==> inputs of run a <==
==> flow/design.v <==
module pwm #(
    parameter step = 10000
)(
    input logic clk, 
    input logic rst,
    input integer duty_cycle,  
    output logic pwm_out
);
    integer pwm_on;
    localparam integer scalar = step/100;
    int pwm_count;
    logic switch;
    always_ff @(posedge clk) begin
        if (rst) begin
            pwm_on <= 0;
            pwm_count <= 0;
            switch <= 0;
        end
        else begin
        pwm_on <= duty_cycle*scalar;
        if (duty_cycle >= 99 || duty_cycle <= 1) begin
            if (duty_cycle >= 99) begin
                switch <= 0;
            end
            if (duty_cycle <= 1) begin
                switch <= 1;
            end
        end
        else begin
            if (pwm_count > pwm_on - 1) begin
                switch <= 1;
                if (pwm_count > step - 1) begin
                    pwm_count <= 0;
                    switch <= 0;
                end
                else begin
                    pwm_count <= pwm_count + 1;
                end
            end
            else begin
                pwm_count <= pwm_count + 1;
            end
        end
        end
    end
    assign pwm_out = (switch) ? 1'b1 : 1'b0;
endmodule
module ramp #(
    parameter step = 2000000,  
    parameter [0:6] steps = 7'b0011100,  
    parameter int n_steps = $bits(steps)
)(
    input logic clk,
    input logic rst,
    output int pwm_value
);
    integer stage;  
    integer count;  
    integer pwm_count;  
    localparam integer substep = step / 100;
    function automatic integer rate(input integer i);
        integer next;
        integer current;
        begin
            if (i < n_steps - 1) next = steps[i + 1] ? 100 : 0;
            else next = steps[0] ? 100 : 0;
            current = steps[i] ? 100 : 0;
            rate = (next - current) / 100;
        end
    endfunction
    integer stage_rate;
    always_comb begin
        stage_rate = 0;
        for (int i = 0; i < n_steps; i++)
            if (stage == i) stage_rate = rate(i);
    end
    always_ff @(posedge clk) begin
        if (rst) begin
            stage <= 0;
            count <= 0;
            pwm_count <= 0;
            if (steps[0]) pwm_value <= 100;
            else pwm_value <= 0;
        end
        else begin
        pwm_count <= pwm_count + 1;
        if (pwm_count == substep - 1) begin
            pwm_value <= pwm_value + stage_rate;
            pwm_count <= 0;
        end
        count <= count + 1;  
        if (count == step) begin
            count <= 0;  
            if (stage < n_steps - 1) begin
                stage <= stage + 1;
            end 
            else begin
                stage <= 0;
                if (steps[0]) pwm_value <= 100;
                else pwm_value <= 0;
            end
        end
        end
    end
endmodule
module top(
    input logic clk,
    input logic rst,
    output logic    RGB_G,
    output logic    RGB_R,
    output logic    RGB_B
);
    logic red_out;
    integer red;
    logic green_out;
    integer green;
    logic blue_out;
    integer blue;
    ramp #(
        .steps (7'b1100011)
    )
    u1 (
        .clk (clk),
        .rst (rst),
        .pwm_value (red)
    );
    ramp #(
        .steps (7'b0111000)
    )
    u2 (
            .clk (clk),
            .rst (rst),
            .pwm_value (green)
        );
    ramp #(
        .steps (7'b0001110)
    )
    u3 (
        .clk (clk),
        .rst (rst),
        .pwm_value (blue)
    );
    pwm u4 (
        .clk (clk),
        .rst (rst),
        .duty_cycle (red),
        .pwm_out (red_out)
    );
    assign RGB_R = red_out;
    pwm u5 (
        .clk (clk),
        .rst (rst),
        .duty_cycle (green),
        .pwm_out (green_out)
    );
    assign RGB_G = green_out;
    pwm u6 (
        .clk (clk),
        .rst (rst),
        .duty_cycle (blue),
        .pwm_out (blue_out)
    );
    assign RGB_B = blue_out;
endmodule
==> flow/run.sh <==
#!/bin/bash
# the make line also repeats each setting of config.mk as NAME=value (left out here)
make -C /OpenROAD-flow-scripts/flow DESIGN_CONFIG=/design/flow/config.mk WORK_HOME=/design/flow/orfs CLKGATE_MAP_FILE= finish
==> flow/config.mk <==
export PLATFORM = sky130hd
export DESIGN_NAME = top
export DESIGN_NICKNAME = top
export VERILOG_FILES = /design/flow/design.v
export SDC_FILE = /design/flow/constraint.sdc
export NUM_CORES = 4
export LEC_CHECK = 0
export CAP_MARGIN = 20
export CORE_MARGIN = 2
export CORE_UTILIZATION = 72
export PLACE_DENSITY_LB_ADDON = 0.02
export SETUP_SLACK_MARGIN = 1.46
export SLEW_MARGIN = 20
==> flow/constraint.sdc <==
create_clock -name core_clock -period 4.94 [get_ports {clk}]
set_input_delay 0.9880 -clock core_clock [delete_from_list [all_inputs] [get_ports {clk}]]
set_output_delay 0.9880 -clock core_clock [all_outputs]
set_load 0.01 [all_outputs]
==> inputs of run b, as changes to run a <==
--- a/flow/config.mk
+++ b/flow/config.mk
@@ -7,7 +7,11 @@
 export LEC_CHECK = 0
+export ABC_AREA = 0
 export CAP_MARGIN = 20
+export CORE_ASPECT_RATIO = 1.48
 export CORE_MARGIN = 2
-export CORE_UTILIZATION = 72
-export PLACE_DENSITY_LB_ADDON = 0.02
-export SETUP_SLACK_MARGIN = 1.46
+export CORE_UTILIZATION = 15
+export CTS_CLUSTER_SIZE = 97
+export PLACE_DENSITY_LB_ADDON = 0.01
+export SETUP_SLACK_MARGIN = 1.95
 export SLEW_MARGIN = 20
+export TNS_END_PERCENT = 75
==> flow/constraint.sdc (replaced) <==
create_clock -name core_clock -period 5.77 [get_ports {clk}]
set_input_delay 1.1540 -clock core_clock [delete_from_list [all_inputs] [get_ports {clk}]]
set_output_delay 1.1540 -clock core_clock [all_outputs]
set_load 0.01 [all_outputs]
==> inputs of run c, as changes to run a <==
==> flow/config.mk (replaced) <==
export PLATFORM = sky130hd
export DESIGN_NAME = top
export DESIGN_NICKNAME = top
export VERILOG_FILES = /design/flow/design.v
export SDC_FILE = /design/flow/constraint.sdc
export NUM_CORES = 4
export LEC_CHECK = 0
export ABC_AREA = 1
export CAP_MARGIN = 5
export CELL_PAD_IN_SITES_DETAIL_PLACEMENT = 1
export CORE_MARGIN = 2
export CORE_UTILIZATION = 40
export PLACE_DENSITY = 0.42
export SLEW_MARGIN = 10
==> flow/constraint.sdc (replaced) <==
create_clock -name core_clock -period 10.0 [get_ports {clk}]
set_input_delay 2.0000 -clock core_clock [delete_from_list [all_inputs] [get_ports {clk}]]
set_output_delay 2.0000 -clock core_clock [all_outputs]
set_load 0.01 [all_outputs]
==> qor summary <==
metric                                                                       run b                          run a                          run c
Setup repair after global routing missed its margin                           true                           true                          false
Number of nets produced by synthesis                                          5442                           5442                           7583
Clock latency (worst-skew pair)                                            0.72 ns                        0.63 ns                        0.67 ns
Internal power component                                                  7.331 mW                       7.738 mW                       4.152 mW
Sequential Power                                                           3.97 mW                        4.64 mW                        2.30 mW
Average routed wire per standard cell                                     15.49 um                       19.74 um                       15.60 um
Layout buffering overhead excluding clock cells                            0.04861                        0.06257                       0.003823
Sequential group share of total power                                        0.404                          0.465                          0.426
Result of the run                                                   finished clean                 finished clean                 finished clean
Register share of the cell area                                             0.2221                         0.2382                         0.2247
Chip Footprint                                                        268900 sq um                    57030 sq um                   119300 sq um
Area Growth Syn to Fin                                                      32.20%                         23.50%                         9.564%
Worst flop-to-flop path startpoint                         u6.pwm_on[5]$_SDFF_PP0_        u6.pwm_on[4]$_SDFF_PP0_        u5.pwm_on[4]$_SDFF_PP0_
CP Capture Point                                     u6.pwm_count[30]$_SDFFE_PP0N_  u6.pwm_count[19]$_SDFFE_PP0N_  u5.pwm_count[19]$_SDFFE_PP0N_
Power and IR drop assume default switching activity.
